--- flow/design.v ---
module router_top (
    input clock,
    input resetn,
    input packet_valid,
    input [7:0] data_in,
    input read_enb_0, read_enb_1, read_enb_2,
    output [7:0] data_out_0, data_out_1, data_out_2,
    output vld_out_0, vld_out_1, vld_out_2,
    output err,
    output busy
);
    wire [7:0] dout;
    wire [2:0] write_enb;
    wire [2:0] soft_reset;
    wire write_enb_reg;
    wire [2:0] read_enb;
    wire [2:0] empty;
    wire [2:0] full;
    wire lfd_state;
    wire detect_add;
    wire ld_state;
    wire laf_state;
    wire full_state;
    wire fifo_full;
    wire rst_int_reg;
    wire parity_done;
    wire low_packet_valid;
    assign read_enb = {read_enb_2, read_enb_1, read_enb_0};
    router_fsm FSM (.clock(clock), .resetn(resetn), .packet_valid(packet_valid), .data_in(data_in), .parity_done(parity_done), .soft_reset_0(soft_reset[0]), .soft_reset_1(soft_reset[1]), .soft_reset_2(soft_reset[2]), .fifo_full(fifo_full), .low_packet_valid(low_packet_valid), .fifo_empty_0(empty[0]), .fifo_empty_1(empty[1]), .fifo_empty_2(empty[2]), .detect_add(detect_add), .ld_state(ld_state), .laf_state(laf_state), .lfd_state(lfd_state), .full_state(full_state), .write_enb_reg(write_enb_reg), .rst_int_reg(rst_int_reg), .busy(busy));
    router_register REG (.clock(clock), .resetn(resetn), .packet_valid(packet_valid), .data_in(data_in), .fifo_full(fifo_full), .detect_add(detect_add), .ld_state(ld_state), .laf_state(laf_state), .full_state(full_state), .lfd_state(lfd_state), .rst_int_reg(rst_int_reg), .err(err), .parity_done(parity_done), .low_packet_valid(low_packet_valid), .dout(dout));
    router_sync SYNC (.clock(clock), .resetn(resetn), .data_in(data_in), .detect_add(detect_add), .write_enb_reg(write_enb_reg), .read_enb_0(read_enb_0), .read_enb_1(read_enb_1), .read_enb_2(read_enb_2), .write_enb(write_enb), .fifo_full(fifo_full), .full_0(full[0]), .full_1(full[1]), .full_2(full[2]), .empty_0(empty[0]), .empty_1(empty[1]), .empty_2(empty[2]), .soft_reset_0(soft_reset[0]), .soft_reset_1(soft_reset[1]), .soft_reset_2(soft_reset[2]), .vld_out_0(vld_out_0), .vld_out_1(vld_out_1), .vld_out_2(vld_out_2));
    router_fifo FIFO0 (.clock(clock), .resetn(resetn), .soft_reset(soft_reset[0]), .write_enb(write_enb[0]), .read_enb(read_enb[0]), .data_in({lfd_state, dout}), .lfd_state(lfd_state), .full(full[0]), .empty(empty[0]), .data_out(data_out_0));
    router_fifo FIFO1 (.clock(clock), .resetn(resetn), .soft_reset(soft_reset[1]), .write_enb(write_enb[1]), .read_enb(read_enb[1]), .data_in({lfd_state, dout}), .lfd_state(lfd_state), .full(full[1]), .empty(empty[1]), .data_out(data_out_1));
    router_fifo FIFO2 (.clock(clock), .resetn(resetn), .soft_reset(soft_reset[2]), .write_enb(write_enb[2]), .read_enb(read_enb[2]), .data_in({lfd_state, dout}), .lfd_state(lfd_state), .full(full[2]), .empty(empty[2]), .data_out(data_out_2));
endmodule
module router_fsm (
    input clock, resetn,
    input packet_valid,
    input [7:0] data_in,
    input fifo_full, fifo_empty_0, fifo_empty_1, fifo_empty_2,
    input soft_reset_0, soft_reset_1, soft_reset_2,
    input parity_done, low_packet_valid,
    output reg detect_add, ld_state, laf_state, lfd_state, full_state,
    output reg write_enb_reg, rst_int_reg, busy
);
    parameter DECODE_ADDRESS = 3'b000,
              LOAD_FIRST_DATA = 3'b001,
              LOAD_DATA = 3'b010,
              LOAD_PARITY = 3'b011,
              FIFO_FULL_STATE = 3'b100,
              LOAD_AFTER_FULL = 3'b101,
              DECODE_ADDRESS_WAIT = 3'b110,
              CHECK_PARITY_ERROR = 3'b111;
    reg [2:0] state, next_state;
    reg [1:0] addr;
    always @(posedge clock) begin
        if (~resetn)
            state <= DECODE_ADDRESS;
        else if ((soft_reset_0 && addr == 2'b00) ||
                 (soft_reset_1 && addr == 2'b01) ||
                 (soft_reset_2 && addr == 2'b10))
            state <= DECODE_ADDRESS;
        else
            state <= next_state;
    end
    always @(posedge clock) begin
        if (~resetn)
            addr <= 2'b00;
        else if (detect_add)
            addr <= data_in[1:0];
    end
    always @(*) begin
        next_state = state;
        case (state)
            DECODE_ADDRESS: begin
                if ((packet_valid && (data_in[1:0] == 2'b00) && fifo_empty_0) ||
                    (packet_valid && (data_in[1:0] == 2'b01) && fifo_empty_1) ||
                    (packet_valid && (data_in[1:0] == 2'b10) && fifo_empty_2))
                    next_state = LOAD_FIRST_DATA;
                else if ((packet_valid && (data_in[1:0] == 2'b00) && ~fifo_empty_0) ||
                         (packet_valid && (data_in[1:0] == 2'b01) && ~fifo_empty_1) ||
                         (packet_valid && (data_in[1:0] == 2'b10) && ~fifo_empty_2))
                    next_state = DECODE_ADDRESS_WAIT;
            end
            DECODE_ADDRESS_WAIT: begin
                if ((addr == 2'b00 && fifo_empty_0) ||
                    (addr == 2'b01 && fifo_empty_1) ||
                    (addr == 2'b10 && fifo_empty_2))
                    next_state = LOAD_FIRST_DATA;
            end
            LOAD_FIRST_DATA: begin
                if (fifo_full)
                    next_state = FIFO_FULL_STATE;
                else
                    next_state = LOAD_DATA;
            end
            LOAD_DATA: begin
                if (fifo_full)
                    next_state = FIFO_FULL_STATE;
                else if (~packet_valid)
                    next_state = LOAD_PARITY;
            end
            LOAD_PARITY: begin
                next_state = CHECK_PARITY_ERROR;
            end
            FIFO_FULL_STATE: begin
                if (~fifo_full)
                    next_state = LOAD_AFTER_FULL;
            end
            LOAD_AFTER_FULL: begin
                if (~parity_done && low_packet_valid)
                    next_state = LOAD_PARITY;
                else if (~parity_done && ~low_packet_valid)
                    next_state = LOAD_DATA;
                else if (parity_done)
                    next_state = DECODE_ADDRESS;
            end
            CHECK_PARITY_ERROR: begin
                if (~fifo_full)
                    next_state = DECODE_ADDRESS;
                else
                    next_state = FIFO_FULL_STATE;
            end
        endcase
    end
    always @(*) begin
        detect_add = 0;
        ld_state = 0;
        laf_state = 0;
        lfd_state = 0;
        full_state = 0;
        write_enb_reg = 0;
        rst_int_reg = 0;
        busy = 0;
        case (state)
            DECODE_ADDRESS: begin
                detect_add = 1;
            end
            DECODE_ADDRESS_WAIT: begin
                detect_add = 1;
            end
            LOAD_FIRST_DATA: begin
                lfd_state = 1;
                busy = 1;
            end
            LOAD_DATA: begin
                ld_state = 1;
                write_enb_reg = 1;
                busy = 1;
            end
            LOAD_PARITY: begin
                busy = 1;
            end
            FIFO_FULL_STATE: begin
                full_state = 1;
                busy = 1;
            end
            LOAD_AFTER_FULL: begin
                laf_state = 1;
                busy = 1;
            end
            CHECK_PARITY_ERROR: begin
                rst_int_reg = 1;
                busy = 1;
            end
        endcase
    end
endmodule
module router_register (
    input clock, resetn, packet_valid,
    input [7:0] data_in,
    input fifo_full, detect_add, ld_state, laf_state, full_state, lfd_state, rst_int_reg,
    output reg err, parity_done, low_packet_valid,
    output reg [7:0] dout
);
    reg [7:0] hold_header_byte, fifo_full_header_byte, internal_parity, packet_parity_byte;
    reg [7:0] fifo_full_data_reg;  
    reg [5:0] count;  
    always @(posedge clock) begin
        if (~resetn)
            hold_header_byte <= 8'b0;
        else if (detect_add && packet_valid)
            hold_header_byte <= data_in;
    end
    always @(posedge clock) begin
        if (~resetn)
            fifo_full_header_byte <= 8'b0;
        else if (detect_add && packet_valid)
            fifo_full_header_byte <= data_in;
    end
    always @(posedge clock) begin
        if (~resetn)
            fifo_full_data_reg <= 8'b0;
        else if (ld_state && fifo_full)
            fifo_full_data_reg <= data_in;
    end
    always @(*) begin
        if (lfd_state)
            dout = hold_header_byte;
        else if (ld_state && ~fifo_full)
            dout = data_in;
        else if (ld_state && fifo_full)
            dout = fifo_full_data_reg;
        else if (laf_state)
            dout = fifo_full_header_byte;
        else
            dout = 8'b0;
    end
    always @(posedge clock) begin
        if (~resetn)
            internal_parity <= 8'b0;
        else if (detect_add)
            internal_parity <= 8'b0;
        else if (lfd_state && packet_valid)
            internal_parity <= internal_parity ^ hold_header_byte;
        else if (ld_state && packet_valid && ~full_state)
            internal_parity <= internal_parity ^ data_in;
    end
    always @(posedge clock) begin
        if (~resetn)
            packet_parity_byte <= 8'b0;
        else if (detect_add && packet_valid)
            packet_parity_byte <= 8'b0;
        else if ((ld_state && ~packet_valid) || (laf_state && ~packet_valid && ~parity_done))
            packet_parity_byte <= data_in;
    end
    always @(posedge clock) begin
        if (~resetn)
            count <= 6'b0;
        else if (detect_add)
            count <= data_in[7:2];  
        else if (ld_state && packet_valid)
            count <= count - 1;
    end
    always @(posedge clock) begin
        if (~resetn)
            low_packet_valid <= 0;
        else
            low_packet_valid <= ~packet_valid;
    end
    always @(posedge clock) begin
        if (~resetn)
            parity_done <= 0;
        else if (detect_add)
            parity_done <= 0;
        else if ((count == 0) && (ld_state || laf_state) && (~packet_valid))
            parity_done <= 1;
    end
    always @(posedge clock) begin
        if (~resetn)
            err <= 0;
        else if (rst_int_reg)
            err <= 0;
        else if (parity_done)
            err <= (internal_parity != packet_parity_byte);
    end
endmodule
module router_sync (
    input clock, resetn,
    input [7:0] data_in,
    input detect_add, write_enb_reg,
    input read_enb_0, read_enb_1, read_enb_2,
    input empty_0, empty_1, empty_2,
    input full_0, full_1, full_2,
    output reg [2:0] write_enb,
    output reg fifo_full,
    output reg vld_out_0, vld_out_1, vld_out_2,
    output reg soft_reset_0, soft_reset_1, soft_reset_2
);
    reg [1:0] internal_addr;
    reg [4:0] timer_0, timer_1, timer_2;  
    always @(posedge clock) begin
        if (~resetn)
            internal_addr <= 2'b0;
        else if (detect_add)
            internal_addr <= data_in[1:0];
    end
    always @(*) begin
        case (internal_addr)
            2'b00: write_enb = {2'b0, write_enb_reg};
            2'b01: write_enb = {1'b0, write_enb_reg, 1'b0};
            2'b10: write_enb = {write_enb_reg, 2'b0};
            default: write_enb = 3'b0;
        endcase
    end
    always @(*) begin
        case (internal_addr)
            2'b00: fifo_full = full_0;
            2'b01: fifo_full = full_1;
            2'b10: fifo_full = full_2;
            default: fifo_full = 0;
        endcase
    end
    always @(posedge clock) begin
        if (~resetn) begin
            vld_out_0 <= 0;
            timer_0 <= 0;
            soft_reset_0 <= 0;
        end else begin
            if (~empty_0)
                vld_out_0 <= 1;
            else
                vld_out_0 <= 0;
            if (vld_out_0 && ~read_enb_0)
                timer_0 <= timer_0 + 1;
            else
                timer_0 <= 0;
            if (timer_0 == 29) begin
                soft_reset_0 <= 1;
                vld_out_0 <= 0;
                timer_0 <= 0;
            end else
                soft_reset_0 <= 0;
        end
    end
    always @(posedge clock) begin
        if (~resetn) begin
            vld_out_1 <= 0;
            timer_1 <= 0;
            soft_reset_1 <= 0;
        end else begin
            if (~empty_1)
                vld_out_1 <= 1;
            else
                vld_out_1 <= 0;
            if (vld_out_1 && ~read_enb_1)
                timer_1 <= timer_1 + 1;
            else
                timer_1 <= 0;
            if (timer_1 == 29) begin
                soft_reset_1 <= 1;
                vld_out_1 <= 0;
                timer_1 <= 0;
            end else
                soft_reset_1 <= 0;
        end
    end
    always @(posedge clock) begin
        if (~resetn) begin
            vld_out_2 <= 0;
            timer_2 <= 0;
            soft_reset_2 <= 0;
        end else begin
            if (~empty_2)
                vld_out_2 <= 1;
            else
                vld_out_2 <= 0;
            if (vld_out_2 && ~read_enb_2)
                timer_2 <= timer_2 + 1;
            else
                timer_2 <= 0;
            if (timer_2 == 29) begin
                soft_reset_2 <= 1;
                vld_out_2 <= 0;
                timer_2 <= 0;
            end else
                soft_reset_2 <= 0;
        end
    end
endmodule
module router_fifo (
    input clock, resetn, soft_reset,
    input write_enb, read_enb, lfd_state,
    input [8:0] data_in,  
    output reg [7:0] data_out,  
    output reg full, empty
);
    reg [8:0] mem [15:0];  
    reg [3:0] wr_ptr, rd_ptr;  
    reg [4:0] count;  
    always @(posedge clock) begin
        if (~resetn || soft_reset)
            wr_ptr <= 0;
        else if (write_enb && ~full)
            wr_ptr <= wr_ptr + 1;
    end
    always @(posedge clock) begin
        if (~resetn || soft_reset)
            rd_ptr <= 0;
        else if (read_enb && ~empty)
            rd_ptr <= rd_ptr + 1;
    end
    always @(posedge clock) begin
        if (~resetn || soft_reset)
            count <= 0;
        else begin
            case ({write_enb & ~full, read_enb & ~empty})
                2'b10: count <= count + 1;
                2'b01: count <= count - 1;
                default: count <= count;
            endcase
        end
    end
    always @(*) begin
        full = (count == 16);
        empty = (count == 0);
    end
    always @(posedge clock) begin
        if (write_enb && ~full)
            mem[wr_ptr] <= data_in;
    end
    always @(posedge clock) begin
        if (~resetn)
            data_out <= 8'b0;
        else if (soft_reset)
            data_out <= 8'b0;
        else if (read_enb && ~empty)
            data_out <= mem[rd_ptr][7:0];
        else if (empty)
            data_out <= 8'b0;
    end
endmodule
--- flow/run.sh ---
#!/bin/bash
# the make line also repeats each setting of config.mk as NAME=value (left out here)
make -C /OpenROAD-flow-scripts/flow DESIGN_CONFIG=/design/flow/config.mk WORK_HOME=/design/flow/orfs CLKGATE_MAP_FILE= finish
--- flow/config.mk ---
export PLATFORM = sky130hd
export DESIGN_NAME = router_top
export DESIGN_NICKNAME = router_top
export VERILOG_FILES = /design/flow/design.v
export SDC_FILE = /design/flow/constraint.sdc
export NUM_CORES = 4
export LEC_CHECK = 0
export CAP_MARGIN = 20
export CORE_MARGIN = 2
export CORE_UTILIZATION = 40
export SETUP_SLACK_MARGIN = 0.95
export SLEW_MARGIN = 20
--- flow/constraint.sdc ---
create_clock -name core_clock -period 3.57 [get_ports {clock}]
set_input_delay 0.7140 -clock core_clock [delete_from_list [all_inputs] [get_ports {clock}]]
set_output_delay 0.7140 -clock core_clock [all_outputs]
set_load 0.01 [all_outputs]
==> deck_impl_summary.md, run 1 <==
Run Summary

Logic synthesis
  – Seq cells post-synth: ~530
  – Seq/Total Area, Yosys: 0.682
  – Synth cell types: 54
  – Top_reg_cell synth: edfxtp_1
  – Yosys top cell area share: 0.541
  – Number of cells in Yosys stat: 1322
  – Synth Area in Simple Gates: 0.0752
  – Avg Inst Size Synth: around 16 µm²
  – Yosys Warn Count: 4
  – List of most frequent post-synthesis cells: edfxtp_1 (384), nor2_1 (172), dfxtp_1 (149)
  – Largest logic family: multiplexers
  – Xor+xnor area frac: 0.0247
  – Post-synthesis adder-cell area fraction: 0.0228
  – Syn_nets: approximately 1.4k
  – Yosys top cell by instances: edfxtp_1
  – Mapped cell area: 21300 µm²
  – Post-synth EDFFs: 384
  – Mux frac, synth: 0.150
  – AND-OR/OR-AND Cells, Area Fraction: 0.0277
  – Top area cell types: edfxtp_1 (54%), dfxtp_1 (14%), mux4_2 (13%), nor2_1 (3.0%), mux2i_1 (2.3%)
  – Cell count after synthesis: 1322
  – Chip Area, Yosys: 21300 µm²
  – Ys async rst share: 0
  – Cell taking the most area after synthesis: edfxtp_1

Drt
  – # DRC: 0
  – Antenna viol nets, final: 0
  – Drt total wl: 45500 µm
  – WL/cell: 21.0 µm
  – Post-DR vias/cell: 5.23
  – Diodes inserted: 0
  – Initial drt markers: 819
  – First drt pass iteration count: 5
  – Via Count: 11.3k

Critical path
  – R2r endpoint: FIFO1.count[4]
  – Buf/Inv on CP: 1
  – FF-to-FF Start: FIFO1.count[2]
  – WP depth: 11
  – Worst reg2reg setup slack: between 0.9 and 1 ns
  – CP top delay family: simple AND/OR/NAND/NOR gates
  – Crit path DRT: 4.11 ns
  – Worst Path Max Fanout: 4
  – Slowest cell delay on critical path: 0.55 ns
  – CP startpoint kind: register
  – CP max-delay cell: or4_4
  – Crit path DAT: between 3 and 4 ns
  – Worst Setup SP: FIFO1.count[2]
  – Critical Path Sink: FIFO1.count[4]
  – Crit path top cell by count: a21oi_2
  – Crit-path cells: or4_4, nor2_4, nor2b_1, buf_4, ha_4, fa_2, a21o_1, a21oi_2, xor2_1, or3_1, a21oi_2
  – Worst setup EP type: register
  – Cell count of the worst reg-to-reg path: 11
  – Setup CP Type: reg2reg

CTS
  – CTS Buf Count: 54
  – Clock sinks: 533
  – CTS root buf: clkbuf_16
  – CTS tree: built
  – Clock latency (worst-skew pair): around 0.6 ns
  – Clock Path Buffers: 3
  – H-tree depth: 2
  – CTS clk-pin slew, worst paths: 0.07 ns

Worst hold path
  – Hold Path Origin: FSM.rst_int_reg
  – Hold endpoint: REG.err
  – Worst hold path class: reg2reg
  – Hold depth: 1

Power
  – Switching share of power: 0.263
  – Seq. pwr: 7380 µW
  – Leakage power: just over 0.008 µW
  – Cell Int Power: 11800 µW
  – Power share of the sequential group: 0.463
  – Peak VDD IR: 376 µV
  – Top Consumer: sequential cells
  – Combinational fraction of design power: 0.188
  – Clock share of power: 0.349
  – Pwr Density: 634 nW/µm²
  – Switch Pwr: approximately 4200 µW
  – Clk power: 5570 µW
  – Logic power comb: 3000 µW

STA
  – Max Slew Vio Count: 0
  – Maximum clock rate: 0.385 GHz
  – Tmin final: 2.60 ns
  – Worst-margin pin slew: 0.981 ns
  – Final hold violation count: 0
  – Slew margin rel.: 0.343
  – Clock skew: around 0.025 ns
  – Tcrit/Tclk final: 0.728
  – Unrepaired setup endpoints after global routing: true
  – Final setup fails: 0
  – Setup TNS: 0 ns

Job
  – Log Warnings: slightly above 40
  – Max cap viols: 0

Die
  – Num rows: 84
  – Die area: 55100 µm²
  – Die W: approximately 230 µm
  – Pre-Place Util: 0.405
  – Num ports: 43
  – Core ar.: 52600 µm²
  – DIE HEIGHT: 235 µm

Final layout
  – Final nets: 1488
  – Layout area overhead: 18.1%
  – Fillers: 4449
  – Layout Cells excl Fill: 2169

Placed design
  – Global placer's final weighted congestion: 0.789
  – Detailed Place HPWL: 27800 µm
  – Port-buffer cells: 42
  – # placed instances: 2037

Global routing
  – Remaining Overflow, GRT: 0
  – Largest net degree at the start of global routing: just under 50
  – First-pass GRT wire length: around 70000 µm
  – Initial antenna violation count: 0
  – Number of global-route vias before repair: 11.5k
  – Global-route usage over all layers: 0.166

Outcome
  – Status: complete, no violations
cell type report:
cell class / count / area (µm²) / share of cell area
clock buffer: 75 / 1510 / 0.0601
timing repair buffer: 122 / 1160 / 0.0463
tap: 688 / 861 / 0.0342
multi-input combinational: 698 / 6730 / 0.268
clock inverter: 25 / 238 / 0.00945
sequential: 533 / 14500 / 0.578
inverter: 28 / 105 / 0.00418
stage by stage:
step	hold WS [ns]	util	power (µW)	worst slack, ns	area [µm²]
after global placement	0.387	0.436	10200	0.393	22900
final	0.404	0.479	16000	0.972	25200
after floorplan	0.375	-	9320	0.903	21400
after CTS	0.404	0.476	16000	0.923	25000
after global routing	0.413	0.479	16600	0.847	25200
after detailed placement	0.396	0.436	10200	0.374	22900
layer usage:
layer	up-vias	GRT usage	wire (µm)
li1	5250	-	-
met1	5832	0.223	19900
met2	201	0.282	23000
met3	58	0.0268	1800
met4	0	0.0407	809
met5	-	0	0
timing repair:
item	4_1_cts	5_1_grt
setup buffers	20	8
hold buffers	0	0
pin swaps	12	10
hold endpoints to repair	0	0
gates resized	31	18
cloned	3	1
setup endpoints to repair	397	337
==> run 2: changes to the inputs <==
Settings changed: CORE_UTILIZATION 40 to 68, SETUP_SLACK_MARGIN 0.95 to 0.84.
Clock period 3.57 ns to 3.4 ns, I/O delays scaled along.
==> run 2 against run 1 <==
  * Still clean
  * Critical path type unchanged
  * Critical endpoint is now FIFO0.count[4]
  * Total power is 2.8% higher
  * Clock power is 2% lower
  * Worst hold slack worse by 0.0068 ns
  * Non-clock buffer count is 1 lower
==> deck_impl_summary.md, run 2 <==
Run Summary

Die
  – Pre-Place Util: 0.693
  – DIE HEIGHT: 181 µm
  – Die area: 32800 µm²
  – Core ar.: 30700 µm²
  – Num ports: 43
  – Num rows: 64
  – Die W: 181 µm

STA
  – Slew margin rel.: 0.211
  – Tcrit/Tclk final: 0.788
  – Unrepaired setup endpoints after global routing: true
  – Final hold violation count: 0
  – Setup TNS: 0 ns
  – Maximum clock rate: 0.373 GHz
  – Final setup fails: 0
  – Max Slew Vio Count: 0
  – Worst-margin pin slew: 1.18 ns
  – Clock skew: between 0.02 and 0.025 ns
  – Tmin final: 2.68 ns

Global routing
  – First-pass GRT wire length: 69200 µm
  – Initial antenna violation count: 0
  – Number of global-route vias before repair: roughly 12k
  – Largest net degree at the start of global routing: 49
  – Global-route usage over all layers: 0.278
  – Remaining Overflow, GRT: 0

Drt
  – Via Count: 11.7k
  – First drt pass iteration count: 5
  – Drt total wl: ~45000 µm
  – Post-DR vias/cell: 6.29
  – Antenna viol nets, final: 0
  – Diodes inserted: 0
  – # DRC: 0
  – Initial drt markers: 1176
  – WL/cell: 24.2 µm

Critical path
  – Slowest cell delay on critical path: 0.58 ns
  – FF-to-FF Start: FIFO0.count[0]
  – Worst setup EP type: register
  – CP top delay family: simple AND/OR/NAND/NOR gates
  – Crit path top cell by count: ha_4
  – CP max-delay cell: or4_4
  – CP startpoint kind: register
  – R2r endpoint: FIFO0.count[4]
  – WP depth: 11
  – Worst Path Max Fanout: 5
  – Setup CP Type: reg2reg
  – Critical Path Sink: FIFO0.count[4]
  – Worst reg2reg setup slack: 0.72 ns
  – Worst Setup SP: FIFO0.count[0]
  – Crit-path cells: or4_4, nor2_4, nor2b_2, ha_4, buf_12, ha_4, a21o_1, a21oi_2, xnor2_1, or3_1, a21oi_1
  – Crit path DRT: just under 4 ns
  – Cell count of the worst reg-to-reg path: 11
  – Buf/Inv on CP: 1
  – Crit path DAT: 3.15 ns

Logic synthesis
  – Synth cell types: ~54
  – Largest logic family: multiplexers
  – Seq/Total Area, Yosys: 0.682
  – Post-synthesis adder-cell area fraction: 0.0228
  – AND-OR/OR-AND Cells, Area Fraction: 0.0277
  – Post-synth EDFFs: approximately 380
  – Yosys top cell by instances: edfxtp_1
  – List of most frequent post-synthesis cells: edfxtp_1 (384), nor2_1 (172), dfxtp_1 (149)
  – Mux frac, synth: 0.150
  – Xor+xnor area frac: 0.0247
  – Synth Area in Simple Gates: 0.0752
  – Chip Area, Yosys: approximately 21000 µm²
  – Top area cell types: edfxtp_1 (54%), dfxtp_1 (14%), mux4_2 (13%), nor2_1 (3.0%), mux2i_1 (2.3%)
  – Seq cells post-synth: 533
  – Yosys top cell area share: 0.541
  – Avg Inst Size Synth: around 16 µm²
  – Cell taking the most area after synthesis: edfxtp_1
  – Syn_nets: 1373
  – Top_reg_cell synth: edfxtp_1
  – Number of cells in Yosys stat: 1322
  – Mapped cell area: around 21000 µm²
  – Yosys Warn Count: 4
  – Cell count after synthesis: about 1.3k
  – Ys async rst share: 0

CTS
  – Clock sinks: 533
  – Clock latency (worst-skew pair): about 0.56 ns
  – Clock Path Buffers: 3
  – # hold bufs at CTS: 0
  – H-tree depth: 2
  – CTS tree: built
  – CTS clk-pin slew, worst paths: 0.06 ns
  – CTS Buf Count: 51
  – CTS root buf: clkbuf_16

Placed design
  – Detailed Place HPWL: 27300 µm
  – Global placer's final weighted congestion: 0.835
  – Port-buffer cells: about 42

Final layout
  – Layout area overhead: 15.6%
  – Reg area: ~15000 µm²
  – Util after Layout: 0.801
  – Final nets: about 1.5k
  – Fillers: 1645
  – Logic area: 6730 µm²

Power
  – Clock share of power: 0.333
  – Seq. pwr: 7800 µW
  – Switch Pwr: around 4300 µW
  – Clk power: about 5500 µW
  – Switching share of power: 0.264
  – Combinational fraction of design power: 0.192
  – Cell Int Power: 12100 µW
  – Top Consumer: sequential cells
  – Power share of the sequential group: 0.475
  – Pwr Density: 667 nW/µm²
  – Leakage power: 0.00823 µW
  – Logic power comb: 3150 µW
  – Peak VDD IR: 558 µV

Worst hold path
  – Hold depth: 1
  – Worst hold path class: reg2reg
  – Hold endpoint: REG.err
  – Hold Path Origin: FSM.rst_int_reg

Outcome
  – Status: complete, no violations

Job
  – Max cap viols: 0
  – Log Warnings: 43
==> run 2: metal layers <==
metal  vias to the layer above  share of wire  GRT usage
met5                         -              0          0
met4                         0          0.018     0.0563
met3                        70          0.063     0.0405
met2                       439           0.51      0.468
met1                      5999           0.41      0.398
li1                       5236              -          -
==> run 2: area by class of cell <==
cell class	instances	area share
sequential	533	0.591
multi-input combinational	696	0.273
clock buffer	55	0.0525
timing repair buffer	121	0.0468
tap	396	0.0201
clock inverter	37	0.0125
inverter	28	0.00427
==> run 2: through the flow <==
step / instance area (µm²) / total power, µW / hold slack [ns] / cells / setup slack [ns]
after floorplan: 21500 / 9810 / 0.375 / 1322 / 0.833
after global placement: 22600 / 10700 / 0.386 / 1743 / 0.342
after detailed placement: 22600 / 10700 / 0.397 / 1743 / 0.293
after CTS: 24400 / 16300 / 0.402 / 1851 / 0.592
after global routing: 24600 / 17000 / 0.413 / 1866 / 0.647
final: 24600 / 16400 / 0.397 / 1866 / 0.721
==> run 2: repair_timing <==
item | CTS | global route
pin swaps | 8 | 10
endpoints found under the setup margin | 340 | 304
gates cloned | 1 | 1
buffers inserted | 15 | 14
gates resized | 13 | 30
==> run 3: changes to the inputs <==
Settings changed: ABC_AREA set to 1, CORE_UTILIZATION 68 to 72, SETUP_SLACK_MARGIN 0.84 to 0.45.
Clock period 3.4 ns to 2.91 ns, I/O delays scaled along.
==> run 3 against run 2 <==
  * Still clean
  * Sequential share of layout area down 2.3 points
  * Via count up 34%
  * Fmax increased by 8.1%
  * Clock skew up 0.0032 ns
  * Largest power group unchanged
  * Highest routed layer unchanged
==> deck_impl_summary.md, run 3 <==
Run Summary

Logic synthesis
  – Top_reg_cell synth: edfxtp_1
  – Top area cell types: edfxtp_1 (52%), dfxtp_1 (13%), o21ai_0 (5.4%), mux2i_1 (4.3%), a21oi_1 (3.8%)
  – Yosys top cell area share: 0.517
  – Cell taking the most area after synthesis: edfxtp_1
  – AND-OR/OR-AND Cells, Area Fraction: 0.122
  – Mapped cell area: 22300 µm²
  – Chip Area, Yosys: around 22000 µm²
  – Ys async rst share: 0
  – Cell count after synthesis: 2008
  – Synth cell types: 45
  – Yosys top cell by instances: edfxtp_1
  – Yosys Warn Count: 4
  – Syn_nets: 2059
  – Post-synth EDFFs: ~380
  – Mux frac, synth: 0.0431
  – Number of cells in Yosys stat: 2008
  – Post-synthesis adder-cell area fraction: 0.0218
  – Seq/Total Area, Yosys: 0.651
  – Avg Inst Size Synth: 11.1 µm²
  – Xor+xnor area frac: 0.00943
  – List of most frequent post-synthesis cells: edfxtp_1 (384), o21ai_0 (242), nand2_1 (221)
  – Seq cells post-synth: 533
  – Synth Area in Simple Gates: 0.0971
  – Largest logic family: AND-OR/OR-AND gates

Drt
  – Antenna viol nets, final: 0
  – WL/cell: 20.9 µm
  – Via Count: 15.7k
  – Initial drt markers: approximately 1.9k
  – Post-DR vias/cell: roughly 6
  – Drt total wl: 53500 µm
  – Diodes inserted: 0
  – # DRC: 0
  – First drt pass iteration count: 6

CTS
  – # hold bufs at CTS: 0
  – H-tree depth: 2
  – CTS tree: built
  – CTS root buf: clkbuf_16
  – CTS clk-pin slew, worst paths: 0.07 ns
  – CTS Buf Count: 50
  – Clock sinks: 533
  – Clock latency (worst-skew pair): approximately 0.58 ns
  – Clock Path Buffers: 3

Power
  – Power share of the sequential group: 0.420
  – Seq. pwr: 9990 µW
  – Logic power comb: 7470 µW
  – Tot Pwr: 23800 µW
  – Clk power: 6330 µW
  – Pwr Density: between 900 and 1000 nW/µm²
  – Clock share of power: 0.266
  – Cell Int Power: 15600 µW
  – Combinational fraction of design power: 0.314
  – Top Consumer: sequential cells
  – Switching share of power: 0.344
  – Leakage power: approximately 0.0094 µW
  – Switch Pwr: 8190 µW
  – Peak VDD IR: approximately 770 µV

Die
  – Core ar.: 30500 µm²
  – DIE HEIGHT: 180 µm
  – Pre-Place Util: 0.730
  – Num ports: 43
  – Die area: 32400 µm²
  – Num rows: 64
  – Die W: 180 µm

STA
  – Max Slew Vio Count: 0
  – Slew margin rel.: 0.299
  – Unrepaired setup endpoints after global routing: true
  – Setup TNS: 0 ns
  – Worst-margin pin slew: between 1 and 1.5 ns
  – Final setup fails: 0
  – Maximum clock rate: ~0.40 GHz
  – Tmin final: roughly 2.5 ns
  – Final hold violation count: 0
  – Tcrit/Tclk final: 0.851
  – Clock skew: ~0.025 ns

Worst hold path
  – Worst hold path class: reg2reg
  – Hold Path Origin: REG.count[1]
  – Hold endpoint: REG.count[1]
  – Hold depth: 2

Final layout
  – Layout area overhead: 15.1%
  – Final nets: 2172
  – Logic area: 6900 µm²
  – Reg area: 14500 µm²
  – Fillers: 1624

Critical path
  – Critical Path Sink: FIFO1.count[4]
  – CP startpoint kind: register
  – Buf/Inv on CP: 2
  – CP max-delay cell: dfxtp_1
  – Crit path DAT: 2.99 ns
  – WP depth: 13
  – Crit-path cells: nor2_4, buf_4, nand3_1, nand2_2, ha_4, fa_2, a21o_1, a21oi_1, inv_1, a21oi_1, o21ai_1, a21oi_1, o21a_1
  – Worst reg2reg setup slack: 0.43 ns
  – Crit path DRT: 3.43 ns
  – R2r endpoint: FIFO1.count[4]
  – Cell count of the worst reg-to-reg path: 13
  – Setup CP Type: reg2reg
  – CP top delay family: AND-OR/OR-AND gates
  – Worst Path Max Fanout: 6
  – Crit path top cell by count: a21oi_1
  – Slowest cell delay on critical path: 0.44 ns
  – FF-to-FF Start: FIFO1.count[1]
  – Worst setup EP type: register
  – Worst Setup SP: FIFO1.count[1]

Job
  – Max cap viols: 0
  – Log Warnings: 41

Global routing
  – Number of global-route vias before repair: 15.7k
  – Largest net degree at the start of global routing: 56
  – Global-route usage over all layers: 0.326
  – First-pass GRT wire length: slightly above 80000 µm
  – Remaining Overflow, GRT: 0
  – Initial antenna violation count: 1

Placed design
  – Detailed Place HPWL: roughly 32000 µm
  – Global placer's final weighted congestion: 0.871
  – Port-buffer cells: 42

Outcome
  – Status: complete, no violations
==> run 3: area by class of cell <==
class                   count  area share
clock buffers              68      0.0550
clock inverters            26     0.00727
inverters                 225      0.0331
multi-input cells        1172       0.269
flip-flops and latches    533       0.567
well taps                 396      0.0193
repair buffers            139      0.0491
==> run 3: layer usage <==
layer	vias to the layer above	wire length [µm]	track usage
li1	7285	-	-
met3	154	4370	0.0458
met2	773	26600	0.554
met5	-	0	0
met1	7516	20800	0.437
met4	0	1770	0.111
==> run 3: stage by stage <==
| stage | utilization | setup slack, ns | hold WS [ns] | instances | cell area, µm² |
|---|---|---|---|---|---|
| floorplan | - | 0.453 | 0.433 | 2008 | 22300 |
| CTS | 0.833 | 0.452 | 0.460 | 2553 | 25400 |
| detailed placement | 0.774 | 0.0607 | 0.450 | 2443 | 23600 |
| global route | 0.841 | 0.307 | 0.496 | 2559 | 25600 |
| global placement | 0.773 | 0.0921 | 0.448 | 2442 | 23600 |
| finish | 0.841 | 0.432 | 0.460 | 2559 | 25600 |
==> run 3: timing repair <==
item,in CTS,in global routing
buffers inserted,10,5
gates resized,15,52
gates cloned,6,0
endpoints found under the setup margin,285,373
endpoints found under the hold margin,0,0
pin swaps,1,9
==> run 4: changes to the inputs <==
Settings changed: CAP_MARGIN 20 to 15, CTS_CLUSTER_SIZE set to 35, SETUP_SLACK_MARGIN 0.45 to 0.23.
Clock period 2.91 ns to 1.98 ns, I/O delays scaled along.
==> run 4 against run 3 <==
  * The layout now fails its checks (negative setup slack)
  * Wire length increased by 14%
  * Core utilization up 4.6 points
  * Die area did not move
  * Sequential power increased by 46%
  * Fmax up 7.6%
  * Clock skew shrank 0.0058 ns
  * Clock power up 53%
  * Critical endpoint is now FIFO1.mem[14][7]
  * Critical path type unchanged
  * Worst hold slack gained 0.00066 ns
==> deck_impl_summary.md, run 4 <==
Run Summary

Outcome
  – Status: failed layout checks
  – SO Viols: negative setup slack

Power
  – Clk power: 9700 µW
  – Clock share of power: 0.254
  – Seq. pwr: about 15000 µW
  – Top Consumer: sequential cells
  – Power share of the sequential group: 0.382
  – Pwr Density: between 1000 and 1500 nW/µm²
  – Switching share of power: 0.351
  – Leakage power: around 0.010 µW
  – Switch Pwr: between 10000 and 15000 µW
  – Tot Pwr: 38200 µW
  – Combinational fraction of design power: 0.364
  – Logic power comb: 13900 µW
  – Cell Int Power: 24800 µW
  – Peak VDD IR: 1030 µV

Global routing
  – Initial antenna violation count: 1
  – Largest net degree at the start of global routing: 36
  – First-pass GRT wire length: slightly above 90000 µm
  – Remaining Overflow, GRT: 0
  – Global-route usage over all layers: 0.357
  – Number of global-route vias before repair: 16.6k

Drt
  – First drt pass iteration count: 9
  – Diodes inserted: 0
  – Antenna viol nets, final: 0
  – Initial drt markers: 2322
  – Drt total wl: 60800 µm
  – WL/cell: 22.8 µm
  – Via Count: approximately 17k
  – # DRC: 0
  – Post-DR vias/cell: 6.38

STA
  – Worst-margin pin slew: around 0.5 ns
  – Setup TNS: -91.94 ns
  – Maximum clock rate: 0.434 GHz
  – Setup WS post-layout: -0.323 ns
  – Final hold violation count: 0
  – Clock skew: 0.0187 ns
  – Unrepaired setup endpoints after global routing: true
  – Max Slew Vio Count: 0
  – Slew margin rel.: 0.666
  – Tcrit/Tclk final: 1.16
  – Tmin final: 2.30 ns
  – Final setup fails: 579

Logic synthesis
  – Seq cells post-synth: around 530
  – Yosys top cell by instances: edfxtp_1
  – Top_reg_cell synth: edfxtp_1
  – Largest logic family: AND-OR/OR-AND gates
  – Avg Inst Size Synth: 11.1 µm²
  – List of most frequent post-synthesis cells: edfxtp_1 (384), o21ai_0 (242), nand2_1 (221)
  – Ys async rst share: 0
  – Post-synth EDFFs: 384
  – Cell taking the most area after synthesis: edfxtp_1
  – Yosys top cell area share: 0.517
  – Post-synthesis adder-cell area fraction: 0.0218
  – Synth Area in Simple Gates: 0.0971
  – Mux frac, synth: 0.0431
  – AND-OR/OR-AND Cells, Area Fraction: 0.122
  – Chip Area, Yosys: 22300 µm²
  – Top area cell types: edfxtp_1 (52%), dfxtp_1 (13%), o21ai_0 (5.4%), mux2i_1 (4.3%), a21oi_1 (3.8%)
  – Number of cells in Yosys stat: roughly 2k
  – Synth cell types: 45
  – Yosys Warn Count: 4
  – Syn_nets: 2059
  – Cell count after synthesis: roughly 2.0k
  – Mapped cell area: 22300 µm²
  – Xor+xnor area frac: 0.00943
  – Seq/Total Area, Yosys: 0.651

Die
  – Core ar.: roughly 31000 µm²
  – Num rows: 64
  – Pre-Place Util: 0.730
  – DIE HEIGHT: 180 µm
  – Num ports: 43
  – Die W: 180 µm
  – Die area: 32400 µm²

CTS
  – CTS Buf Count: roughly 50
  – CTS root buf: clkbuf_16
  – Clock Path Buffers: 3
  – Clock sinks: 533
  – H-tree depth: 2
  – Clock latency (worst-skew pair): around 0.57 ns
  – CTS tree: built
  – CTS clk-pin slew, worst paths: 0.06 ns

Critical path
  – CP top delay family: buffers and inverters
  – FF-to-FF Start: SYNC.internal_addr[0]
  – Crit path DAT: about 2.6 ns
  – CP startpoint kind: register
  – Setup CP Type: reg2reg
  – CP max-delay cell: dfxtp_4
  – Cell count of the worst reg-to-reg path: 12
  – Slowest cell delay on critical path: 0.37 ns
  – Critical Path Sink: FIFO1.mem[14][7]
  – Worst setup EP type: register
  – Crit-path cells: inv_4, nor2_4, buf_4, nand4_1, nand3_2, buf_6, nor2_4, inv_4, o21ai_0, a31o_1, o21ai_4, buf_12
  – WP depth: 12
  – Worst Setup SP: SYNC.internal_addr[0]
  – R2r endpoint: FIFO1.mem[14][7]
  – Worst Path Max Fanout: 28
  – Buf/Inv on CP: 5
  – Crit path DRT: 2.28 ns
  – Worst reg2reg setup slack: -0.32 ns

Final layout
  – Final nets: 2276
  – Layout Cells excl Fill: 2661
  – Fillers: 1372
  – Layout area overhead: 21.4%

Placed design
  – # placed instances: 2543
  – Global placer's final weighted congestion: 0.885
  – Detailed Place HPWL: 35200 µm
  – Port-buffer cells: 42

Worst hold path
  – Hold Path Origin: FIFO0.data_out[2]
  – Hold endpoint: FIFO0.data_out[2]
  – Hold depth: 2
  – Worst hold path class: reg2reg

Job
  – Log Warnings: approximately 43
  – Max cap viols: 0
run 4: layer usage:
metal  share of wire  global-route usage  routed length, µm
met1            0.36               0.461              22000
met2            0.50               0.611              30400
met3           0.090              0.0498               5460
met4           0.048               0.154               2920
met5               0                   0                  0
run 4: layout make-up:
type | count | area [µm²] | area share
inverter | 225 | 862 | 0.0319
clock inverter | 28 | 285 | 0.0105
clock buffer | 64 | 1350 | 0.0500
sequential | 533 | 14600 | 0.538
timing repair buffer | 249 | 2480 | 0.0915
multi-input combinational | 1166 | 7020 | 0.259
tap | 396 | 495 | 0.0183
run 4: repair_timing:
action                     CTS  global route
buffers inserted            15             6
resized                     35            47
pin swaps                   14            28
gates cloned                 5             0
hold buffers                 0             0
setup endpoints to repair  834           847
run 4: metrics by stage:
| step | util | instance area (µm²) | hold WS (ns) | setup WS (ns) |
|---|---|---|---|---|
| floorplan | - | 22600 | 0.433 | -0.232 |
| global placement | 0.814 | 24800 | 0.449 | -0.366 |
| detailed placement | 0.814 | 24800 | 0.455 | -0.500 |
| CTS | 0.880 | 26800 | 0.467 | -0.185 |
| global route | 0.887 | 27100 | 0.493 | -0.403 |
| finish | 0.887 | 27100 | 0.460 | -0.323 |
==> run 5: changes to the inputs <==
Settings changed: ABC_AREA 1 to not set, CAP_MARGIN 15 to 20, CELL_PAD_IN_SITES_GLOBAL_PLACEMENT set to 0, CORE_UTILIZATION 72 to 70, CTS_CLUSTER_DIAMETER set to 34, CTS_CLUSTER_SIZE 35 to 44, GPL_TIMING_DRIVEN set to 1, MIN_ROUTING_LAYER set to met1, SETUP_SLACK_MARGIN 0.23 to -0.18, TNS_END_PERCENT set to 95.
Clock period 1.98 ns to 2.75 ns, I/O delays scaled along.
==> run 5 against run 4 <==
  * Non-clock buffer count decreased by 89
  * Flip-flop count unchanged
  * Clock skew increased by 0.019 ns
  * Register-to-register slack improved by 0.16 ns
  * Still fails the layout checks on negative setup slack
  * Critical path type unchanged
  * Clock-buffer cell count increased by 19
  * Area after synthesis decreased by 4.4%
  * Total power decreased by 38%
  * Sequential power decreased by 35%
  * Core utilization decreased by 2.5 points
  * First-iteration DRC count decreased by 42%
  * Critical endpoint is now FIFO0.count[4]
  * Global-route usage decreased by 2.3 points
==> deck_impl_summary.md, run 5 <==
Run Summary

CTS
  – H-tree depth: 3
  – Clock latency (worst-skew pair): 0.60 ns
  – Clock Path Buffers: 3
  – CTS root buf: clkbuf_16
  – CTS tree: built
  – CTS Buf Count: around 74
  – CTS clk-pin slew, worst paths: ~0.060 ns
  – # hold bufs at CTS: 0
  – Clock sinks: 533

Power
  – Combinational fraction of design power: 0.170
  – Peak VDD IR: 915 µV
  – Clk power: 9990 µW
  – Tot Pwr: 23500 µW
  – Cell Int Power: 16900 µW
  – Seq. pwr: 9530 µW
  – Logic power comb: 3990 µW
  – Switch Pwr: 6560 µW
  – Clock share of power: 0.425
  – Pwr Density: around 900 nW/µm²
  – Leakage power: 0.00888 µW
  – Power share of the sequential group: 0.405
  – Switching share of power: 0.279
  – Top Consumer: clock

Critical path
  – WP depth: 11
  – R2r endpoint: FIFO0.count[4]
  – Worst reg2reg setup slack: -0.16 ns
  – Buf/Inv on CP: 1
  – FF-to-FF Start: FIFO0.count[0]
  – CP max-delay cell: or4_4
  – CP top delay family: simple AND/OR/NAND/NOR gates
  – Worst Path Max Fanout: 4
  – Crit path DAT: 3.40 ns
  – Worst setup EP type: register
  – Crit-path cells: or4_4, nor2_4, nor2b_1, ha_1, buf_4, ha_1, a21o_1, a21oi_2, xnor2_1, or3_1, a21oi_2
  – Worst Setup SP: FIFO0.count[0]
  – Cell count of the worst reg-to-reg path: 11
  – Critical Path Sink: FIFO0.count[4]
  – Crit path DRT: approximately 3.2 ns
  – Slowest cell delay on critical path: between 0.5 and 0.6 ns
  – CP startpoint kind: register
  – Setup CP Type: reg2reg

STA
  – Setup TNS: -0.245 ns
  – Clock skew: 0.0380 ns
  – Final setup fails: 3
  – Setup WS post-layout: -0.165 ns
  – Maximum clock rate: 0.343 GHz
  – Max Slew Vio Count: 0
  – Unrepaired setup endpoints after global routing: true
  – Slew margin rel.: 0.334
  – Tmin final: 2.91 ns
  – Worst-margin pin slew: 0.995 ns
  – Final hold violation count: 0
  – Tcrit/Tclk final: 1.06

Worst hold path
  – Worst hold path class: reg2reg
  – Hold Path Origin: FSM.rst_int_reg
  – Hold endpoint: REG.err
  – Hold depth: 1

Die
  – Core ar.: 29800 µm²
  – Num rows: 63
  – Pre-Place Util: 0.715
  – Die W: 178 µm
  – Num ports: between 40 and 50
  – DIE HEIGHT: about 180 µm
  – Die area: 31800 µm²

Global routing
  – Largest net degree at the start of global routing: 49
  – First-pass GRT wire length: 77200 µm
  – Global-route usage over all layers: 0.334
  – Initial antenna violation count: 2
  – Remaining Overflow, GRT: 0
  – Number of global-route vias before repair: 12.9k

Final layout
  – Util after Layout: 0.861
  – Final nets: 1542
  – Layout area overhead: 20.5%
  – Layout Cells excl Fill: 1943

Logic synthesis
  – Post-synthesis adder-cell area fraction: 0.0228
  – List of most frequent post-synthesis cells: edfxtp_1 (384), nor2_1 (172), dfxtp_1 (149)
  – Mux frac, synth: 0.150
  – Yosys Warn Count: 4
  – Post-synth EDFFs: 384
  – Seq/Total Area, Yosys: 0.682
  – Number of cells in Yosys stat: 1322
  – Mapped cell area: ~21000 µm²
  – Top_reg_cell synth: edfxtp_1
  – Largest logic family: multiplexers
  – Xor+xnor area frac: 0.0247
  – Syn_nets: 1373
  – Synth cell types: 54
  – AND-OR/OR-AND Cells, Area Fraction: 0.0277
  – Synth Area in Simple Gates: 0.0752
  – Cell taking the most area after synthesis: edfxtp_1
  – Yosys top cell area share: 0.541
  – Cell count after synthesis: between 1k and 1.5k
  – Top area cell types: edfxtp_1 (54%), dfxtp_1 (14%), mux4_2 (13%), nor2_1 (3.0%), mux2i_1 (2.3%)
  – Chip Area, Yosys: 21300 µm²
  – Seq cells post-synth: 533
  – Avg Inst Size Synth: 16.1 µm²
  – Ys async rst share: 0
  – Yosys top cell by instances: edfxtp_1

Drt
  – Initial drt markers: 1336
  – Diodes inserted: 0
  – # DRC: 0
  – Via Count: 12.5k
  – Antenna viol nets, final: 0
  – First drt pass iteration count: 5
  – Drt total wl: 52100 µm
  – Post-DR vias/cell: approximately 6.5
  – WL/cell: 26.8 µm

Job
  – Log Warnings: 42
  – Max cap viols: 0

Placed design
  – Detailed Place HPWL: 27600 µm
  – Port-buffer cells: 42
  – # placed instances: 1800
  – Global placer's final weighted congestion: approximately 0.83

Outcome
  – Status: failed layout checks
  – SO Viols: negative setup slack
-- run 5: layer usage --
metal	vias up	track usage	routed length, µm	share of wire
met4	4	0.145	2220	0.043
li1	5367	-	-	-
met2	687	0.566	26700	0.51
met3	156	0.0665	3930	0.075
met5	-	0	25	0.00048
met1	6327	0.424	19300	0.37
-- run 5: timing repair --
item,CTS,global route
pin swaps,0,2
gates resized,3,8
setup buffers,0,2
endpoints found under the setup margin,1,4
-- run 5: area by class of cell --
| cell class | count | area (µm²) |
|---|---|---|
| Timing Repair Buffer | 160 | 1420 |
| Clock inverter | 55 | 671 |
| Sequential cell | 533 | 14500 |
| Clock buffer | 83 | 1940 |
| Multi-Input combinational cell | 694 | 6530 |
| Inverter | 28 | 105 |
| Fill cell | 1252 | 4130 |
| Tap cell | 390 | 488 |
-- run 5: through the flow --
step | hold slack [ns] | area [µm²] | setup slack, ns
2_1_floorplan | 0.375 | 21300 | -0.182
3_3_place_gp | 0.379 | 22900 | -0.106
3_5_place_dp | 0.386 | 22900 | -0.183
4_1_cts | 0.394 | 25500 | -0.170
5_1_grt | 0.407 | 25700 | -0.291
6_report | 0.395 | 25700 | -0.165
==> run 6: changes to the inputs <==
Settings changed: ABC_AREA set to 1, CELL_PAD_IN_SITES_DETAIL_PLACEMENT set to 2, CELL_PAD_IN_SITES_GLOBAL_PLACEMENT 0 to 2, CORE_UTILIZATION 70 to 30, CTS_CLUSTER_DIAMETER 34 to not set, CTS_CLUSTER_SIZE 44 to 96, GPL_ROUTABILITY_DRIVEN set to 0, GPL_TIMING_DRIVEN 1 to not set, MIN_ROUTING_LAYER met1 to not set, SETUP_SLACK_MARGIN -0.18 to not set, TNS_END_PERCENT 95 to 5.
Clock period 2.75 ns to 2.95 ns, I/O delays scaled along.
==> run 6 against run 5 <==
  * The run now finishes clean
  * Synthesized cell count up 52%
  * Non-clock buffer count down 10
  * Die area up 140%
  * Register-to-register slack better by 0.41 ns
  * Critical endpoint is now FIFO2.mem[3][2]
  * Largest power group is now sequential cells
==> deck_impl_summary.md, run 6 <==
Run Summary

Critical path
  – Worst reg2reg setup slack: 0.24 ns
  – Crit path DRT: between 3 and 4 ns
  – Crit-path cells: nor2_1, nand4_1, nand3_2, nor2_2, inv_2, o21ai_0, a31o_1, o21ai_4, buf_4
  – CP startpoint kind: register
  – Setup CP Type: reg2reg
  – Worst Setup SP: FIFO1.count[0]
  – WP depth: 9
  – Critical Path Sink: FIFO2.mem[3][2]
  – Buf/Inv on CP: 2
  – Cell count of the worst reg-to-reg path: 9
  – R2r endpoint: FIFO2.mem[3][2]
  – CP top delay family: simple AND/OR/NAND/NOR gates
  – Worst setup EP type: register
  – Slowest cell delay on critical path: 0.36 ns
  – CP max-delay cell: dfxtp_1
  – Crit path DAT: 3.19 ns
  – Worst Path Max Fanout: 19
  – FF-to-FF Start: FIFO1.count[0]

Logic synthesis
  – Yosys top cell by instances: edfxtp_1
  – Synth cell types: 45
  – Syn_nets: 2059
  – Yosys Warn Count: 4
  – Post-synthesis adder-cell area fraction: 0.0218
  – Yosys top cell area share: 0.517
  – Ys async rst share: 0
  – Avg Inst Size Synth: 11.1 µm²
  – Xor+xnor area frac: 0.00943
  – Top area cell types: edfxtp_1 (52%), dfxtp_1 (13%), o21ai_0 (5.4%), mux2i_1 (4.3%), a21oi_1 (3.8%)
  – Mapped cell area: 22300 µm²
  – List of most frequent post-synthesis cells: edfxtp_1 (384), o21ai_0 (242), nand2_1 (221)
  – Mux frac, synth: 0.0431
  – Top_reg_cell synth: edfxtp_1
  – Seq/Total Area, Yosys: 0.651
  – Synth Area in Simple Gates: 0.0971
  – Largest logic family: AND-OR/OR-AND gates
  – Chip Area, Yosys: 22300 µm²
  – Cell taking the most area after synthesis: edfxtp_1
  – Cell count after synthesis: 2008
  – Seq cells post-synth: 533
  – Number of cells in Yosys stat: about 2k
  – AND-OR/OR-AND Cells, Area Fraction: 0.122
  – Post-synth EDFFs: 384

Global routing
  – Remaining Overflow, GRT: 0
  – Global-route usage over all layers: 0.170
  – Number of global-route vias before repair: between 15k and 20k
  – Initial antenna violation count: 0
  – First-pass GRT wire length: 102000 µm
  – Largest net degree at the start of global routing: 64

Die
  – Num ports: 43
  – Die W: 277 µm
  – Pre-Place Util: 0.304
  – Core ar.: 73200 µm²
  – Die area: about 76000 µm²
  – Num rows: 99
  – DIE HEIGHT: 277 µm

STA
  – Setup TNS: 0 ns
  – Final hold violation count: 0
  – Max Slew Vio Count: 0
  – Slew margin rel.: 0.379
  – Maximum clock rate: 0.370 GHz
  – Tmin final: around 2.7 ns
  – Worst-margin pin slew: 0.928 ns
  – Tcrit/Tclk final: 0.917
  – Unrepaired setup endpoints after global routing: false
  – Clock skew: 0.0215 ns
  – Final setup fails: 0

Job
  – Log Warnings: 39
  – Max cap viols: 0

CTS
  – CTS root buf: clkbuf_16
  – Clock sinks: between 500 and 600
  – CTS clk-pin slew, worst paths: 0.06 ns
  – CTS Buf Count: 59
  – CTS tree: built
  – # hold bufs at CTS: 0
  – Clock Path Buffers: 3
  – H-tree depth: 2
  – Clock latency (worst-skew pair): 0.63 ns

Power
  – Power share of the sequential group: 0.398
  – Logic power comb: 7370 µW
  – Switching share of power: 0.349
  – Top Consumer: sequential cells
  – Pwr Density: 934 nW/µm²
  – Seq. pwr: between 9000 and 10000 µW
  – Clk power: 7580 µW
  – Combinational fraction of design power: 0.297
  – Cell Int Power: 16200 µW
  – Switch Pwr: 8660 µW
  – Peak VDD IR: 556 µV
  – Clock share of power: 0.305
  – Leakage power: 0.00962 µW

Drt
  – Via Count: 15.4k
  – # DRC: 0
  – Antenna viol nets, final: 0
  – Drt total wl: 65300 µm
  – Initial drt markers: 758
  – First drt pass iteration count: 4
  – Diodes inserted: 0
  – WL/cell: 20.8 µm
  – Post-DR vias/cell: 4.90

Placed design
  – Port-buffer cells: 42
  – Detailed Place HPWL: 44400 µm
  – Placed standard-cell area: 24600 µm²
  – # placed instances: 3033

Final layout
  – Design area: around 27000 µm²
  – Fillers: 7681
  – Layout Cells excl Fill: around 3.1k
  – Layout area overhead: 19.4%
  – Util after Layout: 0.363
  – Final nets: 2186

Worst hold path
  – Hold endpoint: FIFO1.data_out[4]
  – Hold depth: 2
  – Worst hold path class: reg2reg
  – Hold Path Origin: FIFO1.data_out[4]

Outcome
  – Status: complete, no violations
run 6: final cells by class:
type / count / area [µm²] / area share
clock inverters: 30 / 314 / 0.0118
flip-flops and latches: 533 / 14500 / 0.546
repair buffers: 150 / 1390 / 0.0524
inverters: 225 / 845 / 0.0318
well taps: 959 / 1200 / 0.0451
multi-input cells: 1166 / 6630 / 0.249
clock buffers: 81 / 1690 / 0.0636
run 6: metal layers:
metal	wire length, µm	GRT usage	vias to the layer above	share of wire
met2	32600	0.302	167	0.50
met4	1320	0.0402	0	0.020
met3	1820	0.0242	90	0.028
met1	29500	0.219	7860	0.45
met5	0	0	-	0
li1	-	-	7296	-
run 6: per-stage QoR:
step | power (µW) | worst slack [ns] | hold slack [ns]
after floorplan | 14200 | -0.156 | 0.433
after global placement | 17200 | 0.0395 | 0.448
after detailed placement | 17500 | 0.000978 | 0.461
after CTS | 25300 | 0.146 | 0.469
after global routing | 26400 | 0.00596 | 0.493
final | 24800 | 0.244 | 0.466
run 6: timing repair:
action,in CTS,in global routing
setup endpoints to repair,0,1
buffers inserted,0,0
resized,0,1
==> run 7: changes to the inputs <==
Settings changed: ABC_AREA 1 to not set, CELL_PAD_IN_SITES_DETAIL_PLACEMENT 2 to not set, CELL_PAD_IN_SITES_GLOBAL_PLACEMENT 2 to not set, CORE_UTILIZATION 30 to 68, CTS_CLUSTER_SIZE 96 to not set, GPL_ROUTABILITY_DRIVEN 0 to not set, SETUP_SLACK_MARGIN set to 0.84, TNS_END_PERCENT 5 to not set.
Clock period 2.95 ns to 3.37 ns, I/O delays scaled along.
==> run 7 against run 6 <==
  * Core utilization up 44 points
  * Synthesized cell count shrank 34%
  * Clock power decreased by 26%
  * Worst hold slack worse by 0.074 ns
  * Largest cell class unchanged
  * Die area decreased by 57%
  * Critical path depth increased by 1
  * Flip-flop count did not move
  * Register-to-register slack better by 0.57 ns
  * Global-route usage is 11 points higher
==> deck_impl_summary.md, run 7 <==
Run Summary

Power
  – Cell Int Power: 12200 µW
  – Clk power: 5620 µW
  – Leakage power: slightly above 0.008 µW
  – Clock share of power: 0.339
  – Combinational fraction of design power: 0.188
  – Peak VDD IR: between 700 and 800 µV
  – Switching share of power: 0.263
  – Switch Pwr: 4360 µW
  – Seq. pwr: 7840 µW
  – Top Consumer: sequential cells
  – Logic power comb: 3120 µW
  – Power share of the sequential group: 0.473
  – Pwr Density: 672 nW/µm²

Die
  – Pre-Place Util: 0.693
  – Core ar.: 30700 µm²
  – Die W: 181 µm
  – Num ports: ~43
  – Die area: between 30000 and 40000 µm²
  – DIE HEIGHT: 181 µm
  – Num rows: 64

Critical path
  – Crit-path cells: or4_4, nor2_4, nor2b_4, ha_4, fa_2, a21o_1, a21oi_2, xor2_1, or3_1, a21oi_1
  – Cell count of the worst reg-to-reg path: 10
  – CP max-delay cell: or4_4
  – WP depth: 10
  – Critical Path Sink: FIFO1.count[4]
  – FF-to-FF Start: FIFO1.count[1]
  – Crit path DRT: 3.85 ns
  – Worst Setup SP: FIFO1.count[1]
  – Crit path DAT: around 3 ns
  – Worst Path Max Fanout: 5
  – Buf/Inv on CP: 0
  – Worst setup EP type: register
  – CP startpoint kind: register
  – Setup CP Type: reg2reg
  – Slowest cell delay on critical path: around 0.55 ns
  – CP top delay family: simple AND/OR/NAND/NOR gates
  – Worst reg2reg setup slack: between 0.8 and 0.9 ns
  – R2r endpoint: FIFO1.count[4]

Logic synthesis
  – Cell taking the most area after synthesis: edfxtp_1
  – Synth cell types: 54
  – Synth Area in Simple Gates: 0.0752
  – List of most frequent post-synthesis cells: edfxtp_1 (384), nor2_1 (172), dfxtp_1 (149)
  – Seq cells post-synth: 533
  – Top_reg_cell synth: edfxtp_1
  – Mapped cell area: 21300 µm²
  – Post-synthesis adder-cell area fraction: 0.0228
  – AND-OR/OR-AND Cells, Area Fraction: 0.0277
  – Xor+xnor area frac: 0.0247
  – Number of cells in Yosys stat: 1322
  – Cell count after synthesis: 1322
  – Syn_nets: 1373
  – Top area cell types: edfxtp_1 (54%), dfxtp_1 (14%), mux4_2 (13%), nor2_1 (3.0%), mux2i_1 (2.3%)
  – Mux frac, synth: 0.150
  – Avg Inst Size Synth: 16.1 µm²
  – Yosys Warn Count: 4
  – Ys async rst share: 0
  – Yosys top cell area share: 0.541
  – Seq/Total Area, Yosys: 0.682
  – Largest logic family: multiplexers
  – Post-synth EDFFs: 384
  – Yosys top cell by instances: edfxtp_1
  – Chip Area, Yosys: 21300 µm²

Drt
  – First drt pass iteration count: 5
  – Drt total wl: between 40000 and 50000 µm
  – Via Count: 11.8k
  – Post-DR vias/cell: 6.32
  – WL/cell: 24.1 µm
  – Antenna viol nets, final: 0
  – # DRC: 0
  – Initial drt markers: 1004

STA
  – Unrepaired setup endpoints after global routing: true
  – Setup WS post-layout: 0.813 ns
  – Setup TNS: 0 ns
  – Tmin final: roughly 2.6 ns
  – Final hold violation count: 0
  – Max Slew Vio Count: 0
  – Maximum clock rate: 0.391 GHz
  – Worst-margin pin slew: around 0.95 ns
  – Tcrit/Tclk final: 0.759
  – Final setup fails: 0
  – Clock skew: ~0.028 ns
  – Slew margin rel.: 0.366

Final layout
  – Final nets: 1484
  – Layout Cells excl Fill: 1873
  – Util after Layout: 0.803
  – Layout area overhead: 15.9%

Worst hold path
  – Hold depth: 1
  – Worst hold path class: reg2reg
  – Hold endpoint: REG.err
  – Hold Path Origin: FSM.rst_int_reg

CTS
  – H-tree depth: 2
  – CTS tree: built
  – Clock latency (worst-skew pair): roughly 0.59 ns
  – CTS Buf Count: 51
  – CTS root buf: clkbuf_16
  – Clock Path Buffers: 3
  – CTS clk-pin slew, worst paths: 0.06 ns
  – Clock sinks: between 500 and 600

Placed design
  – Port-buffer cells: 42
  – # placed instances: 1757
  – Detailed Place HPWL: approximately 27000 µm
  – Global placer's final weighted congestion: about 0.84
  – Pre-CTS setup slack: 0.271 ns

Global routing
  – Largest net degree at the start of global routing: roughly 50
  – Number of global-route vias before repair: 12.1k
  – Initial antenna violation count: 2
  – Remaining Overflow, GRT: 0
  – First-pass GRT wire length: 70000 µm
  – Global-route usage over all layers: 0.285

Job
  – Log Warnings: 43
  – Max cap viols: 0

Outcome
  – Status: complete, no violations
run 7: what timing repair did:
item,in CTS,in global routing
hold buffers,0,0
cloned,1,0
setup buffers,12,6
setup endpoints to repair,264,229
gates resized,13,23
pin swaps,9,13
run 7: stage by stage:
stage	total power, µW	hold WS, ns	area, µm²
after floorplan	9920	0.375	21500
after global placement	10800	0.381	22700
after detailed placement	10800	0.388	22700
after CTS	16600	0.396	24600
after global routing	17200	0.401	24700
final	16600	0.391	24700
run 7: cell type report:
class                   instances  area, µm²
flip-flops and latches        533      14500
multi-input cells             695       6730
fillers                      1631       6060
clock buffers                  77       1500
repair buffers                124       1160
well taps                     396        495
clock inverters                19        153
inverters                      28        108
diodes                          1       2.50
run 7: metal layers:
metal	GRT usage	up-vias	part of all wire
met5	0	-	0.00029
met4	0.107	2	0.035
met3	0.0502	104	0.074
met2	0.469	476	0.49
met1	0.388	6001	0.40
li1	-	5249	-
==> run 8: changes to the inputs <==
Settings changed: CELL_PAD_IN_SITES_GLOBAL_PLACEMENT set to 0, CORE_UTILIZATION 68 to 69, CTS_CLUSTER_DIAMETER set to 352, CTS_CLUSTER_SIZE set to 32, GPL_TIMING_DRIVEN set to 1, MIN_ROUTING_LAYER set to met1, SETUP_SLACK_MARGIN 0.84 to 1.26, TNS_END_PERCENT set to 95.
Clock period 3.37 ns to 4.56 ns, I/O delays scaled along.
==> run 8 against run 7 <==
  * Still clean on timing, DRC and antenna
  * Clock power fell by about 60%
  * Final cell count decreased by 5.9%
  * Worst setup slack improved by 0.64 ns
  * Area after synthesis did not move
  * Critical path depth stayed put
  * Synthesized cell count unchanged
  * Sequential power decreased by 26%
  * Wire length down 8.7%
  * Critical path type unchanged
  * Largest power group unchanged
  * Highest routed layer is now met4
==> deck_impl_summary.md, run 8 <==
Run Summary

Placed design
  – Port-buffer cells: about 42
  – Detailed Place HPWL: 25900 µm
  – Placed standard-cell area: about 22000 µm²
  – Global placer's final weighted congestion: between 0.8 and 0.9
  – # placed instances: 1728

Critical path
  – FF-to-FF Start: FIFO1.count[0]
  – Worst reg2reg setup slack: around 1.4 ns
  – Cell count of the worst reg-to-reg path: 10
  – R2r endpoint: FIFO1.count[4]
  – Slowest cell delay on critical path: 0.59 ns
  – Critical Path Sink: FIFO1.count[4]
  – Crit path DRT: 5.06 ns
  – CP max-delay cell: or4_4
  – Worst setup EP type: register
  – Buf/Inv on CP: 0
  – Crit path top cell by count: a21oi_1
  – Worst Setup SP: FIFO1.count[0]
  – Crit path DAT: about 3.6 ns
  – Crit-path cells: or4_4, nor2_2, nor2b_1, ha_1, fa_1, a21o_1, a21oi_1, xor2_1, or3_1, a21oi_1
  – WP depth: 10
  – Worst Path Max Fanout: 5
  – CP top delay family: simple AND/OR/NAND/NOR gates
  – Setup CP Type: reg2reg
  – CP startpoint kind: register

Worst hold path
  – Hold depth: 1
  – Hold endpoint: REG.err
  – Worst hold path class: reg2reg
  – Hold Path Origin: FSM.rst_int_reg

Logic synthesis
  – Avg Inst Size Synth: 16.1 µm²
  – Xor+xnor area frac: 0.0247
  – Chip Area, Yosys: 21300 µm²
  – Seq cells post-synth: 533
  – Post-synth EDFFs: about 380
  – Largest logic family: multiplexers
  – Number of cells in Yosys stat: 1322
  – Synth cell types: about 54
  – Ys async rst share: 0
  – Yosys Warn Count: 4
  – Mux frac, synth: 0.150
  – Top_reg_cell synth: edfxtp_1
  – Top area cell types: edfxtp_1 (54%), dfxtp_1 (14%), mux4_2 (13%), nor2_1 (3.0%), mux2i_1 (2.3%)
  – Seq/Total Area, Yosys: 0.682
  – Yosys top cell area share: 0.541
  – Mapped cell area: 21300 µm²
  – Cell taking the most area after synthesis: edfxtp_1
  – Post-synthesis adder-cell area fraction: 0.0228
  – AND-OR/OR-AND Cells, Area Fraction: 0.0277
  – Synth Area in Simple Gates: 0.0752
  – Cell count after synthesis: 1322
  – Syn_nets: 1373
  – List of most frequent post-synthesis cells: edfxtp_1 (384), nor2_1 (172), dfxtp_1 (149)
  – Yosys top cell by instances: edfxtp_1

STA
  – Worst-margin pin slew: 1.16 ns
  – Maximum clock rate: 0.321 GHz
  – Final setup fails: 0
  – Clock skew: between 0.02 and 0.025 ns
  – Max Slew Vio Count: 0
  – Unrepaired setup endpoints after global routing: false
  – Tcrit/Tclk final: 0.682
  – Final hold violation count: 0
  – Setup TNS: 0 ns
  – Tmin final: 3.11 ns
  – Hold_ws: ~0.41 ns
  – Slew margin rel.: 0.227

Power
  – Power share of the sequential group: 0.583
  – Logic power comb: about 1900 µW
  – Clock share of power: 0.224
  – Tot Pwr: around 10000 µW
  – Combinational fraction of design power: 0.193
  – Seq. pwr: 5840 µW
  – Pwr Density: about 440 nW/µm²
  – Top Consumer: sequential cells
  – Peak VDD IR: 376 µV
  – Leakage power: 0.00744 µW
  – Cell Int Power: between 7000 and 8000 µW
  – Switching share of power: 0.271
  – Switch Pwr: 2710 µW
  – Clk power: around 2200 µW

Die
  – Num ports: 43
  – DIE HEIGHT: 180 µm
  – Pre-Place Util: 0.698
  – Core ar.: between 30000 and 40000 µm²
  – Num rows: 64
  – Die area: 32300 µm²
  – Die W: 180 µm

Global routing
  – Initial antenna violation count: 0
  – Largest net degree at the start of global routing: 49
  – Number of global-route vias before repair: ~11k
  – First-pass GRT wire length: 63200 µm
  – Remaining Overflow, GRT: 0
  – Global-route usage over all layers: 0.254

Drt
  – Drt total wl: 41200 µm
  – Diodes inserted: 0
  – Via Count: 11.0k
  – First drt pass iteration count: 5
  – Antenna viol nets, final: 0
  – # DRC: 0
  – Initial drt markers: 1082
  – Post-DR vias/cell: roughly 6.2
  – WL/cell: 23.4 µm

Job
  – Max cap viols: 0
  – Log Warnings: 40

CTS
  – CTS tree: built
  – Clock sinks: approximately 530
  – Clock Path Buffers: 3
  – CTS clk-pin slew, worst paths: 0.12 ns
  – CTS root buf: clkbuf_16
  – H-tree depth: 1
  – CTS Buf Count: 20
  – Clock latency (worst-skew pair): 0.56 ns

Final layout
  – Design area: approximately 23000 µm²
  – Final nets: 1406
  – Layout area overhead: 7.56%
  – Layout Cells excl Fill: 1763

Outcome
  – Status: complete, no violations
-- run 8: area by class of cell --
| class | count | area (µm²) |
|---|---|---|
| clock buffers | 33 | 571 |
| well taps | 396 | 495 |
| repair buffers | 77 | 693 |
| multi-input cells | 695 | 6510 |
| clock inverters | 1 | 16.3 |
| fillers | 1816 | 7600 |
| flip-flops and latches | 533 | 14500 |
| inverters | 28 | 105 |
-- run 8: what timing repair did --
| item | CTS | global route |
|---|---|---|
| endpoints found under the setup margin | 0 | 46 |
| resized | 0 | 5 |
| buffers inserted | 0 | 0 |
| hold buffers | 0 | 0 |
-- run 8: routing by layer --
metal / part of all wire / up-vias / global-route usage
li1: - / 5042 / -
met1: 0.41 / 5524 / 0.374
met2: 0.49 / 385 / 0.417
met3: 0.071 / 54 / 0.0338
met4: 0.023 / 0 / 0.0563
met5: 0 / - / 0
-- run 8: per-stage QoR --
step,utilization,worst slack (ns)
finish,0.751,1.45
detailed placement,0.731,0.719
CTS,0.750,1.31
floorplan,-,1.27
global route,0.751,1.26
global placement,0.730,0.841
No activity file was given, so power comes from the tool's default toggle rates.
